## oak
## compff8
module compff8(ce,clk,xg1,imgg1,xg2,imgg2,xg3,imgg3,xg4,imgg4,xg5,imgg5,xg6,imgg6,xg7,imgg7,xg8,imgg8,yh1,imgh1,yh2,imgh2,yh3,imgh3,yh4,imgh4,yh5,imgh5,yh6,imgh6,yh7,imgh7,yh8,imgh8);
input ce,clk;
input signed[15:0] xg1,imgg1,xg2,imgg2,xg3,imgg3,xg4,imgg4,xg5,imgg5,xg6,imgg6,xg7,imgg7,xg8,imgg8;
output reg signed[15:0] yh1,imgh1,yh2,imgh2,yh3,imgh3,yh4,imgh4,yh5,imgh5,yh6,imgh6,yh7,imgh7,yh8,imgh8;
wire signed [15:0] ya[7:0],imga[7:0];
compff4 b1(ce,clk,xg1,imgg1,xg3,imgg3,xg5,imgg5,xg7,imgg7,ya[0],imga[0],ya[1],imga[1],ya[2],imga[2],ya[3],imga[3]);
compff4 b2(ce,clk,xg2,imgg2,xg4,imgg4,xg6,imgg6,xg8,imgg8,ya[4],imga[4],ya[5],imga[5],ya[6],imga[6],ya[7],imga[7]);
function signed [15:0] m707;
input signed [15:0] s;
reg signed [31:0] p;
begin
p = s * 32'sd23167 + 32'sd16384;
m707 = p[30:15];
end
endfunction
always @(posedge clk)                
begin
yh1 <= ya[0] + ya[4]  ;
imgh1 <= imga[0] + imga[4] ;
yh2 <= ya[1]+ m707(ya[5] + imga[5]) ;
imgh2 <= imga[1]+ m707(imga[5] - ya[5]) ;
yh3 <= ya[2] + imga[6];
imgh3 <= imga[2] - ya[6];
yh4 <= ya[3] + m707(imga[7] - ya[7]);
imgh4 <= imga[3] - m707(ya[7] + imga[7]);
yh5 <= ya[0] - ya[4];
imgh5 <= imga[0] - imga[4];
yh6 <= ya[1] - m707(ya[5] + imga[5]);
imgh6 <= imga[1] + m707( ya[5] - imga[5]);
yh7 <= ya[2] - imga[6];
imgh7 <= imga[2] + ya[6];
yh8 <= ya[3] + m707(ya[7] - imga[7]);
imgh8 <= imga[3] + m707(ya[7] + imga[7]);
end
endmodule
export LEC_CHECK = 0
export ABC_AREA = 1
export CAP_MARGIN = 30
export CELL_PAD_IN_SITES_DETAIL_PLACEMENT = 1
export CELL_PAD_IN_SITES_GLOBAL_PLACEMENT = 1
export CORE_ASPECT_RATIO = 0.6
export CORE_MARGIN = 7
export CORE_UTILIZATION = 40
export GPL_ROUTABILITY_DRIVEN = 0
export GPL_TIMING_DRIVEN = 0
export HOLD_SLACK_MARGIN = -0.06
export MAX_ROUTING_LAYER = met4
export PLACE_DENSITY = 0.65
export SLEW_MARGIN = 20
create_clock -name core_clock -period 12.0 [get_ports {clk}]
run.sh (not shown) runs the stock make flow with config.mk's settings and CLKGATE_MAP_FILE=.
What pine does differently from oak at the input level:
==> flow/config.mk <==
export PLATFORM = sky130hd
export DESIGN_NAME = compff8
export DESIGN_NICKNAME = compff8
export VERILOG_FILES = /design/flow/design.v
export SDC_FILE = /design/flow/constraint.sdc
export NUM_CORES = 4
export LEC_CHECK = 0
export ABC_AREA = 1
export CAP_MARGIN = 20
export CORE_MARGIN = 2
export CORE_UTILIZATION = 66
export SLEW_MARGIN = 20
==> flow/constraint.sdc <==
create_clock -name core_clock -period 9.6 [get_ports {clk}]
set_input_delay 1.9200 -clock core_clock [delete_from_list [all_inputs] [get_ports {clk}]]
set_output_delay 1.9200 -clock core_clock [all_outputs]
set_load 0.01 [all_outputs]
Results
Least setup slack across all paths after layout was lower in the run labelled pine. Sort oak and pine by transition time of the tightest slew-check pin, descending, and pine comes first. Met2 routing resource usage after global routing: pine vs oak up 25 points. Summary of pine over oak: routed wire length down 55000 microns; maximum level of the CTS H-tree flat.
diff inputs: pine => birch
--- a/flow/config.mk
+++ b/flow/config.mk
@@ -6,7 +6,7 @@
 export NUM_CORES = 4
 export LEC_CHECK = 0
-export ABC_AREA = 1
 export CAP_MARGIN = 20
 export CORE_MARGIN = 2
 export CORE_UTILIZATION = 66
+export CTS_CLUSTER_SIZE = 57
 export SLEW_MARGIN = 20
==> flow/constraint.sdc <==
create_clock -name core_clock -period 8.98 [get_ports {clk}]
set_input_delay 1.7960 -clock core_clock [delete_from_list [all_inputs] [get_ports {clk}]]
set_output_delay 1.7960 -clock core_clock [all_outputs]
set_load 0.01 [all_outputs]
==> results <==
In birch the implementation ran to completion but is not tape-out ready, as the final checks report negative setup slack. Note that the synthesized cell count recorded for birch amounts to 0.78 times the value seen in pine. Termination of the worst setup path: imgh6[10] -> pine, yh6[15] -> birch. pine -> birch: aggregate routed wire length decreased by a few percent. Compared with pine, birch shows worst-margin pin slew lower by 330 ps. Delta (birch minus pine): final standard cell area without fillers now sits higher, final worst slack now sits lower. Width of the die: birch lower than pine. Looking at post-placement worst setup slack across pine and birch, the one that comes out lower is birch. The critical path depth in birch is 1.11 times that in pine.
### birch -> maple
--- a/flow/config.mk
+++ b/flow/config.mk
@@ -8,5 +8,4 @@
 export CAP_MARGIN = 20
 export CORE_MARGIN = 2
-export CORE_UTILIZATION = 66
-export CTS_CLUSTER_SIZE = 57
+export CORE_UTILIZATION = 40
 export SLEW_MARGIN = 20
==> flow/constraint.sdc <==
create_clock -name core_clock -period 12.0 [get_ports {clk}]
set_input_delay 2.4000 -clock core_clock [delete_from_list [all_inputs] [get_ports {clk}]]
set_output_delay 2.4000 -clock core_clock [all_outputs]
set_load 0.01 [all_outputs]
### Flow results
- Summary: with birch as the reference, routed length on met3 in maple moved down by more than half.
- maple: done, clean on timing, DRC and antenna
- maple contains fewer vias than birch.
- On area growth from synthesis to final layout: maple sits below birch.
- Comparing maple and birch, the higher final critical path time including I/O delays and setup was measured on maple.
- Going from birch to maple, non-clock buffer count went down, post-route non-filler standard cell count went up, critical path arrival went up.
- Clock network contribution to total cell area in maple is 0.37 points above birch.

* * *

compff8 again, from the RTL that the note above started with.
export LEC_CHECK = 0
export CAP_MARGIN = 20
export CORE_MARGIN = 2
export CORE_UTILIZATION = 40
export SLEW_MARGIN = 20
create_clock -name core_clock -period 11.2 [get_ports {clk}]
Edit:
- CORE_UTILIZATION: 40 -> 68
- CTS_CLUSTER_SIZE: not set -> 57
- HOLD_SLACK_MARGIN: not set -> 0.29
- clock period: 11.2 -> 9.0 ns (I/O delays scaled with it)
Outcome: This time the run failed in global routing (5_1_grt), error GRT-0232; synthesized area stays the same; die area drops by 41%; synthesized cell count stays the same.
Edit:
- CORE_UTILIZATION: 68 -> 71
- HOLD_SLACK_MARGIN: 0.29 -> not set
- clock period: 9.0 -> 9.07 ns (I/O delays scaled with it)
What happened: The changed run failed in global routing (5_1_grt), error ODB-0269. Die size decreases by a few percent. Synthesized area does not change. Synthesized cell count is unchanged.
Edit:
- CORE_UTILIZATION: 71 -> 68
- CTS_CLUSTER_SIZE: 57 -> 24
- MAX_ROUTING_LAYER: not set -> met4
- clock period: 9.07 -> 9.0 ns (I/O delays scaled with it)
The changed run failed in global routing (5_1_grt) on ODB-0269.
Die size rose by 4.4%.
Synthesized cell count stays the same.
Synthesized area is unchanged.
Edit:
- CORE_UTILIZATION: 68 -> 62
- CTS_CLUSTER_SIZE: 24 -> not set
- MAX_ROUTING_LAYER: met4 -> not set
- clock period: 9.0 -> 11.2 ns (I/O delays scaled with it)
After rerunning: Now the flow completed without violations; die size increases by 9.6%; synthesized area stays the same; synthesized cell count is unchanged.
Edit:
- CORE_UTILIZATION: 62 -> 70
- CTS_CLUSTER_SIZE: not set -> 25
- MAX_ROUTING_LAYER: not set -> met4
- clock period: 11.2 -> 8.98 ns (I/O delays scaled with it)
After rerunning: The changed run never finished: it broke off in global routing (5_1_grt), error GRT-0232; synthesized cell count is unchanged; synthesized area does not change; die area falls by 11%.

* * *

Setup of P:
compff8 again, from the RTL that the note above started with.
==> flow/config.mk <==
export PLATFORM = sky130hd
export DESIGN_NAME = compff8
export DESIGN_NICKNAME = compff8
export VERILOG_FILES = /design/flow/design.v
export SDC_FILE = /design/flow/constraint.sdc
export NUM_CORES = 4
export LEC_CHECK = 0
export CAP_MARGIN = 5
export CORE_MARGIN = 2
export CORE_UTILIZATION = 72
export CTS_CLUSTER_DIAMETER = 326
export CTS_CLUSTER_SIZE = 24
export PLACE_DENSITY = 0.65
export SETUP_SLACK_MARGIN = 1.47
export SLEW_MARGIN = 20
==> flow/constraint.sdc <==
create_clock -name core_clock -period 10.2 [get_ports {clk}]
set_input_delay 2.0400 -clock core_clock [delete_from_list [all_inputs] [get_ports {clk}]]
set_output_delay 2.0400 -clock core_clock [all_outputs]
set_load 0.01 [all_outputs]
As the logs show, P stopped at global routing after a tool error, so it never reached the end of the flow.
[inputs] Q vs P
- PLACE_DENSITY removed (was 0.65)
- CORE_UTILIZATION changed from 72 to 65
- CTS_CLUSTER_DIAMETER removed (was 326)
- SETUP_SLACK_MARGIN removed (was 1.47)
- CTS_CLUSTER_SIZE removed (was 24)
- CAP_MARGIN changed from 5 to 20
- the clock period (ns, I/O delays scaled along) changed from 10.2 to 8.98
[summary]
- Final checks on Q, whose flow otherwise completed, came back failing, citing setup timing.
- The H-tree depth of Q is higher than that of P.
- Taking P as the reference, in Q height of the die now sits higher, fraction of the core area occupied by cells at floorplan now sits lower.
- Changes observed in Q relative to P: count of instantiated cells in the yosys netlist level, count of buffers inserted at the top-level ports level, total core area moved up, die size moved up, width of the die moved up.
Modified inputs, R compared to Q
- ABC_AREA now 1, previously not set
- CORE_UTILIZATION now 72, was 65
- CTS_CLUSTER_DIAMETER now 98, previously not set
- the clock period (ns, I/O delays scaled along) now 8.24, was 8.98
## What came out
Ran to the end and failed final checks on setup timing: R. Against Q, R reports a logic gate fraction of the total cell area that is higher. Area of all placed cells without fillers on R is behind Q. Diff Q -> R: clock skew went down by 0.012 ns; number of buffers added by the clock tree synthesis step went down by 3.4%. Summary — synthesized cell count, R relative to Q: higher, by 2646. Delta (R minus Q): worst slack on hold paths grew by 0.0057 ns, worst setup slack after placement went up by 0.63 ns, final critical-path setup slack increased 3.08 ns.
The inputs of S differ from those of R as listed below.
- ABC_AREA: 1 -> unset
- CORE_UTILIZATION: 72 -> 40
- HOLD_SLACK_MARGIN: unset -> -0.01
- CTS_CLUSTER_DIAMETER: 98 -> unset
- PLACE_DENSITY: unset -> 0.82
- the clock period (ns, I/O delays scaled along): 8.24 -> 12.0
[summary]
R and S: one clean run, S; the rest did not finish clean.
Re count of clock-buffer cells in the layout: S and R aren't equal, and the lower value belongs to R.
In S, count of buffers not belonging to the clock network in the layout is lower than in R.
[compare] base=R new=S: synthesized area fell about 10%.
Wire length of the first global-routing pass on S is ahead of R.
Relative to R, total wire length after detailed routing has decreased by 74000 um in S.
R → S: flop count flat, synthesis-to-layout area growth went down, final core utilization lost 38 points.
